==> sierra <==
## IOTDF
module IOTDF( clk, rst, in_en, iot_in, fn_sel, busy, valid, iot_out);
clock: 2.21 ns
lec_check: 0
cap_margin: 20
core_margin: 2
core_utilization: 70
cts_cluster_diameter: 313
cts_cluster_size: 24
hold_slack_margin: -0.04
slew_margin: 20
run.sh (not shown) runs the stock make flow with config.mk's settings and CLKGATE_MAP_FILE=.
==> harbor: changes against sierra <==
- CORE_UTILIZATION: 70 -> 72
- CTS_CLUSTER_DIAMETER: 313 -> 376
- CTS_CLUSTER_SIZE: 24 -> 25
- HOLD_SLACK_MARGIN: -0.04 -> default
- MAX_ROUTING_LAYER: default -> met4
- SETUP_SLACK_MARGIN: default -> -0.39
==> flow/constraint.sdc (replaced) <==
create_clock -name core_clock -period 3.93 [get_ports {clk}]
set_input_delay 0.7860 -clock core_clock [delete_from_list [all_inputs] [get_ports {clk}]]
set_output_delay 0.7860 -clock core_clock [all_outputs]
set_load 0.01 [all_outputs]
==> umber: changes against sierra <==
- CORE_UTILIZATION: 70 -> 10
- CTS_CLUSTER_DIAMETER: 313 -> default
- CTS_CLUSTER_SIZE: 24 -> default
- HOLD_SLACK_MARGIN: -0.04 -> default
==> flow/constraint.sdc (replaced) <==
create_clock -name core_clock -period 7.94 [get_ports {clk}]
set_input_delay 1.5880 -clock core_clock [delete_from_list [all_inputs] [get_ports {clk}]]
set_output_delay 1.5880 -clock core_clock [all_outputs]
set_load 0.01 [all_outputs]
==> notes <==
Clock power: harbor is larger than umber (6.1%).
Against harbor, the sequential power of umber is lower by 51%.
Of harbor and umber, umber has the higher count of clock-buffer cells in the layout (gap 79).
Of harbor and umber, umber has the higher design area (gap 13%, measured against umber).
Against umber, the total power of harbor is larger by 72%.
sierra aborted during 5_1_grt, error GRT-0232. umber ran to the end with no violations. harbor reached the layout checks and failed them: setup timing.

========
==> trial 90 <==
Starting RTL as in the previous note.
clock: 2.1 ns
lec_check: 0
abc_area: 1
cap_margin: 20
core_margin: 2
core_utilization: 58
cts_cluster_diameter: 359
gpl_routability_driven: 1
max_routing_layer: met5
min_routing_layer: met1
setup_slack_margin: 0.08
slew_margin: 20
tns_end_percent: 20
==> trial 72 (differences from trial 90) <==
ABC_AREA = not set   (was 1)
CORE_UTILIZATION = 70   (was 58)
CTS_CLUSTER_DIAMETER = not set   (was 359)
CTS_CLUSTER_SIZE = 25   (was not set)
GPL_ROUTABILITY_DRIVEN = not set   (was 1)
MAX_ROUTING_LAYER = met4   (was met5)
MIN_ROUTING_LAYER = not set   (was met1)
SETUP_SLACK_MARGIN = not set   (was 0.08)
TNS_END_PERCENT = not set   (was 20)
==> flow/constraint.sdc (replaced) <==
create_clock -name core_clock -period 3.93 [get_ports {clk}]
set_input_delay 0.7860 -clock core_clock [delete_from_list [all_inputs] [get_ports {clk}]]
set_output_delay 0.7860 -clock core_clock [all_outputs]
set_load 0.01 [all_outputs]
==> trial 46 (differences from trial 90) <==
ABC_AREA = not set   (was 1)
CTS_CLUSTER_DIAMETER = not set   (was 359)
GPL_ROUTABILITY_DRIVEN = not set   (was 1)
MAX_ROUTING_LAYER = not set   (was met5)
MIN_ROUTING_LAYER = not set   (was met1)
SETUP_SLACK_MARGIN = not set   (was 0.08)
TNS_END_PERCENT = not set   (was 20)
==> flow/constraint.sdc (replaced) <==
create_clock -name core_clock -period 2.57 [get_ports {clk}]
set_input_delay 0.5140 -clock core_clock [delete_from_list [all_inputs] [get_ports {clk}]]
set_output_delay 0.5140 -clock core_clock [all_outputs]
set_load 0.01 [all_outputs]
==> notes <==
Trial 72 completed without violations. Trial 90 completed, yet does not pass: negative setup slack. Trial 46 completed, yet does not pass: negative setup slack.
Flip-flop count is the same in trial 90 and trial 72.
Setup slack: trial 72 > trial 46 > trial 90.
Against trial 72, the count of clock-buffer cells in the layout of trial 46 is higher by 5.
Against trial 72, the first-iteration DRC count of trial 90 is larger by about 12%.

========
==> inputs of run a <==
IOTDF again, from the RTL that the note above started with.
export LEC_CHECK = 0
export CAP_MARGIN = 25
export CELL_PAD_IN_SITES_DETAIL_PLACEMENT = 2
export CORE_ASPECT_RATIO = 1.16
export CORE_MARGIN = 5
export CORE_UTILIZATION = 45
export CTS_CLUSTER_DIAMETER = 369
export CTS_CLUSTER_SIZE = 15
export SETUP_SLACK_MARGIN = -0.32
export SLEW_MARGIN = 40
export TNS_END_PERCENT = 95
create_clock -name core_clock -period 5.0 [get_ports {clk}]
==> inputs of run b, as changes to run a <==
==> flow/config.mk (replaced) <==
export PLATFORM = sky130hd
export DESIGN_NAME = IOTDF
export DESIGN_NICKNAME = IOTDF
export VERILOG_FILES = /design/flow/design.v
export SDC_FILE = /design/flow/constraint.sdc
export NUM_CORES = 4
export LEC_CHECK = 0
export CAP_MARGIN = 15
export CORE_MARGIN = 2
export CORE_UTILIZATION = 45
export SLEW_MARGIN = 20
==> inputs of run c, as changes to run a <==
==> flow/config.mk (replaced) <==
export PLATFORM = sky130hd
export DESIGN_NAME = IOTDF
export DESIGN_NICKNAME = IOTDF
export VERILOG_FILES = /design/flow/design.v
export SDC_FILE = /design/flow/constraint.sdc
export NUM_CORES = 4
export LEC_CHECK = 0
export CAP_MARGIN = 20
export CORE_MARGIN = 2
export CORE_UTILIZATION = 64
export SLEW_MARGIN = 20
==> flow/constraint.sdc (replaced) <==
create_clock -name core_clock -period 3.74 [get_ports {clk}]
set_input_delay 0.7480 -clock core_clock [delete_from_list [all_inputs] [get_ports {clk}]]
set_output_delay 0.7480 -clock core_clock [all_outputs]
set_load 0.01 [all_outputs]
==> inputs of run d, as changes to run a <==
==> flow/config.mk (replaced) <==
export PLATFORM = sky130hd
export DESIGN_NAME = IOTDF
export DESIGN_NICKNAME = IOTDF
export VERILOG_FILES = /design/flow/design.v
export SDC_FILE = /design/flow/constraint.sdc
export NUM_CORES = 4
export LEC_CHECK = 0
export CAP_MARGIN = 20
export CORE_MARGIN = 2
export CORE_UTILIZATION = 59
export CTS_CLUSTER_SIZE = 99
export SLEW_MARGIN = 20
==> flow/constraint.sdc (replaced) <==
create_clock -name core_clock -period 4.88 [get_ports {clk}]
set_input_delay 0.9760 -clock core_clock [delete_from_list [all_inputs] [get_ports {clk}]]
set_output_delay 0.9760 -clock core_clock [all_outputs]
set_load 0.01 [all_outputs]
==> results <==
quantity                                                                    run a                    run c                    run b                    run d
Run status                                                complete, no violations  complete, no violations  complete, no violations  complete, no violations
Cts bufs inserted                                                              67                       92                       98                       95
Launch instance of the worst min-delay path                         data_buf0[61]                        -          result_reg[127]           result_reg[38]
Total cell area at the placement stage                                 52600 um^2               52500 um^2               52200 um^2               51700 um^2
Worst reg2reg setup slack                                                 1.01 ns                  0.59 ns                  0.97 ns                  1.36 ns
Overall power of the completed layout                                     24.5 mW                  31.9 mW                  23.7 mW                  24.3 mW
Clock buf count                                                                82                      130                      141                      144
Placed insts                                                                 6884                     6542                     6842                     6502
Placement row count                                                           131                      101                      121                      106
Global-route usage over all layers                                          48.6%                    44.7%                    32.1%                    41.3%
Total internal power                                                      13.1 mW                  20.0 mW                  14.7 mW                  15.1 mW
Busiest grt layer                                                            met2                     met2                     met1                     met2
Share of total power in sequential cells                                    40.8%                    38.3%                    38.7%                    39.4%
Share of total power consumed by net switching                              46.5%                    37.2%                    37.7%                    37.8%
DRC marker count from the first detailed-route iteration                     8677                     6305                     5338                     5645
Hold WS                                                                  0.492 ns                 0.415 ns                 0.475 ns                 0.473 ns
Power and IR drop assume default switching activity.
